== job 7161 ==
## caesar_cipher
module caesar_cipher (
   input            clk
  ,input            rst_n
  ,input            ptxt_valid  
  ,input            mode  
  ,input            key_shift_dir_1  
  ,input            key_shift_dir_3  
  ,input      [4:0] key_shift_num_1  
  ,input      [4:0] key_shift_num_3  
  ,input      [7:0] ptxt_char
  ,output reg [7:0] ctxt_char
  ,output reg       err_invalid_key_shift_num
  ,output reg       err_invalid_ptxt_char
  ,output reg       ctx_ready
);
  localparam NUL_CHAR = 8'h00;
  localparam UPPERCASE_A_CHAR = 8'h41;
  localparam UPPERCASE_Z_CHAR = 8'h5A;
  localparam LOWERCASE_A_CHAR = 8'h61;
  localparam LOWERCASE_Z_CHAR = 8'h7A;
  wire       ptxt_char_is_uppercase_letter;
  wire       ptxt_char_is_lowercase_letter;
  wire       ptxt_char_is_letter;
  wire	     err_invalid_key_shift_num_wire;
  wire 	     err_invalid_ptxt_char_wire;
  wire  [4:0] key_shift_num_x;  
  reg  [7:0] sub_letter;
  assign err_invalid_key_shift_num_wire = key_shift_num_1 > 26 || key_shift_num_3 > 26 || key_shift_num_1==key_shift_num_3;
  assign ptxt_char_is_uppercase_letter = (ptxt_char >= UPPERCASE_A_CHAR) &&
                                         (ptxt_char <= UPPERCASE_Z_CHAR);
  assign ptxt_char_is_lowercase_letter = (ptxt_char >= LOWERCASE_A_CHAR) &&
                                         (ptxt_char <= LOWERCASE_Z_CHAR);
  assign ptxt_char_is_letter = ptxt_char_is_uppercase_letter ||
                               ptxt_char_is_lowercase_letter;
  assign err_invalid_ptxt_char_wire = !ptxt_char_is_letter;
  assign key_shift_num_x = (key_shift_num_1 + key_shift_num_3) < 27 ?  (key_shift_num_1 + key_shift_num_3) :  (key_shift_num_1 + key_shift_num_3)  -  5'b11011;
  always @ (*)
    if(!mode) begin  
        if(!key_shift_dir_1 && !key_shift_dir_3) begin
            sub_letter = ptxt_char + {3'b000, key_shift_num_1} + {3'b000, key_shift_num_x} + {3'b000, key_shift_num_3};
            if(ptxt_char_is_uppercase_letter && (sub_letter > UPPERCASE_Z_CHAR))begin
  ...
Size: roughly 2300 cells after synthesis, about 16000 sq um of cells after synthesis.
Settings: LEC_CHECK=0, CAP_MARGIN=15, CELL_PAD_IN_SITES_DETAIL_PLACEMENT=0, CELL_PAD_IN_SITES_GLOBAL_PLACEMENT=2, CORE_MARGIN=2, CORE_UTILIZATION=44, CTS_CLUSTER_DIAMETER=66, CTS_CLUSTER_SIZE=98, GPL_TIMING_DRIVEN=1, MIN_ROUTING_LAYER=met1, PLACE_DENSITY_LB_ADDON=0.1, SLEW_MARGIN=20, TNS_END_PERCENT=15; clock period 23.0 ns.
run.sh (not shown) runs the stock make flow with config.mk's settings and CLKGATE_MAP_FILE=.
Input changes introduced in job 8530 (baseline for comparison: job 7161):
Settings: CORE_UTILIZATION changed from 44 to 65; CTS_CLUSTER_DIAMETER removed (was 66); CELL_PAD_IN_SITES_DETAIL_PLACEMENT removed (was 0); CAP_MARGIN changed from 15 to 20; PLACE_DENSITY_LB_ADDON removed (was 0.1); CELL_PAD_IN_SITES_GLOBAL_PLACEMENT removed (was 2); TNS_END_PERCENT removed (was 15); CTS_CLUSTER_SIZE removed (was 98); MIN_ROUTING_LAYER removed (was met1); GPL_TIMING_DRIVEN removed (was 1); the clock period (ns, I/O delays scaled along) changed from 23.0 to 10.9.
--- outcome ---
The layout from job 8530, despite a flow that completed every stage, fails the layout checks, with the failing checks listed as negative setup slack.
Summary of job 8530 over job 7161: worst setup slack saw a decrease; wire length of the first global-routing pass increased by about 5% relative to the old numbers.
[inputs] job 1008 vs job 8530
Settings: a change of CORE_UTILIZATION from 65 to 40; a change of the clock period (ns, I/O delays scaled along) from 10.9 to 13.6.
Having completed the whole flow, job 1008 delivered a layout that passed the timing, design-rule and antenna checks. Job 8530 has lower clock network contribution to total cell area than job 1008. Arrival time of data at the critical path endpoint: lower on job 8530. Job 1008 vs job 8530, slowest stage cell on the critical path: sky130_fd_sc_hd__fa_1 vs sky130_fd_sc_hd__fa_2. Job 1008 ends up with a non-clock buffer count in the final layout that is about 80% lower than in job 8530. Comparing the two runs side by side, job 1008 comes out ahead of job 8530 on worst hold slack.
Input changes introduced in job 5136 (baseline for comparison: job 1008):
Settings: CORE_UTILIZATION: 40 -> 35.
Notes after the runs:
As far as half-perimeter wire length of the detailed placement result is concerned, job 1008 and job 5136 perform about the same.
| worst setup slack | lower: job 5136 |
Compared job 5136 against job 1008; upper clock frequency limit within noise.
Diff job 1008 -> job 5136: wire length about even, critical path depth dropped 2.
#### Input delta (job 4668 over job 5136)
Settings: changing CORE_UTILIZATION from 35 to 72; setting MAX_ROUTING_LAYER to met4 for the first time; setting CTS_CLUSTER_DIAMETER to 105 for the first time; changing the clock period (ns, I/O delays scaled along) from 13.6 to 10.9.
Results
Job 4668: aborted in global routing (tool error)
Lower number of core rows goes to job 4668 over job 5136.
Die area shrinks by more than half when moving from job 5136 to job 4668.
Comparing post-CTS setup-driven buffer insertion count for job 4668 and job 5136, the bigger number came from job 4668.
Diff job 5136..job 4668 | clock sink count | negligible
Total placed instance area up 1800 sq um in job 4668 wrt job 5136
On post-synthesis compound-gate area fraction, job 4668 and job 5136 are neck and neck.
Of job 4668 and job 5136, it is job 4668 that has the lower width of the die.
On total instance count after detailed placement: between job 4668 and job 5136, it ends up lower for job 4668.
Job 4668 against job 5136; die boundary height is down by more than a quarter.
Core footprint ends up lower on job 4668.
Modified inputs, job 9573 compared to job 4668
Settings: PLACE_DENSITY now 0.39, previously not set; CORE_UTILIZATION now 66, was 72; CTS_CLUSTER_SIZE now 100, previously not set; CTS_CLUSTER_DIAMETER no longer set, was 105; MAX_ROUTING_LAYER no longer set, was met4; the clock period (ns, I/O delays scaled along) now 13.2, was 10.9.
Job 9573 finished every stage and its layout cleared the timing, design-rule and antenna checks. Changes observed in job 9573 relative to job 4668: final estimated routing congestion in global placement down about 12%; portion of netlist area occupied by mux cells flat; post-CTS resize count down 49; area share of xor/xnor cells in the synthesized design flat; estimated wirelength of the detail-placed design down about 7%. Looking at floorplan core area, job 9573 sits 1800 sq um above job 4668. Die boundary width: job 9573 vs job 4668 up 4.3%. Taking job 4668 as the reference point, the number of cells in the design after placement of job 9573 falls by 8.1%. [job 9573] number of core rows rose 2 relative to job 4668. Against job 4668, post-detailed-placement cell area in job 9573 fell by more than 10%. Die size: job 9573 > job 4668.
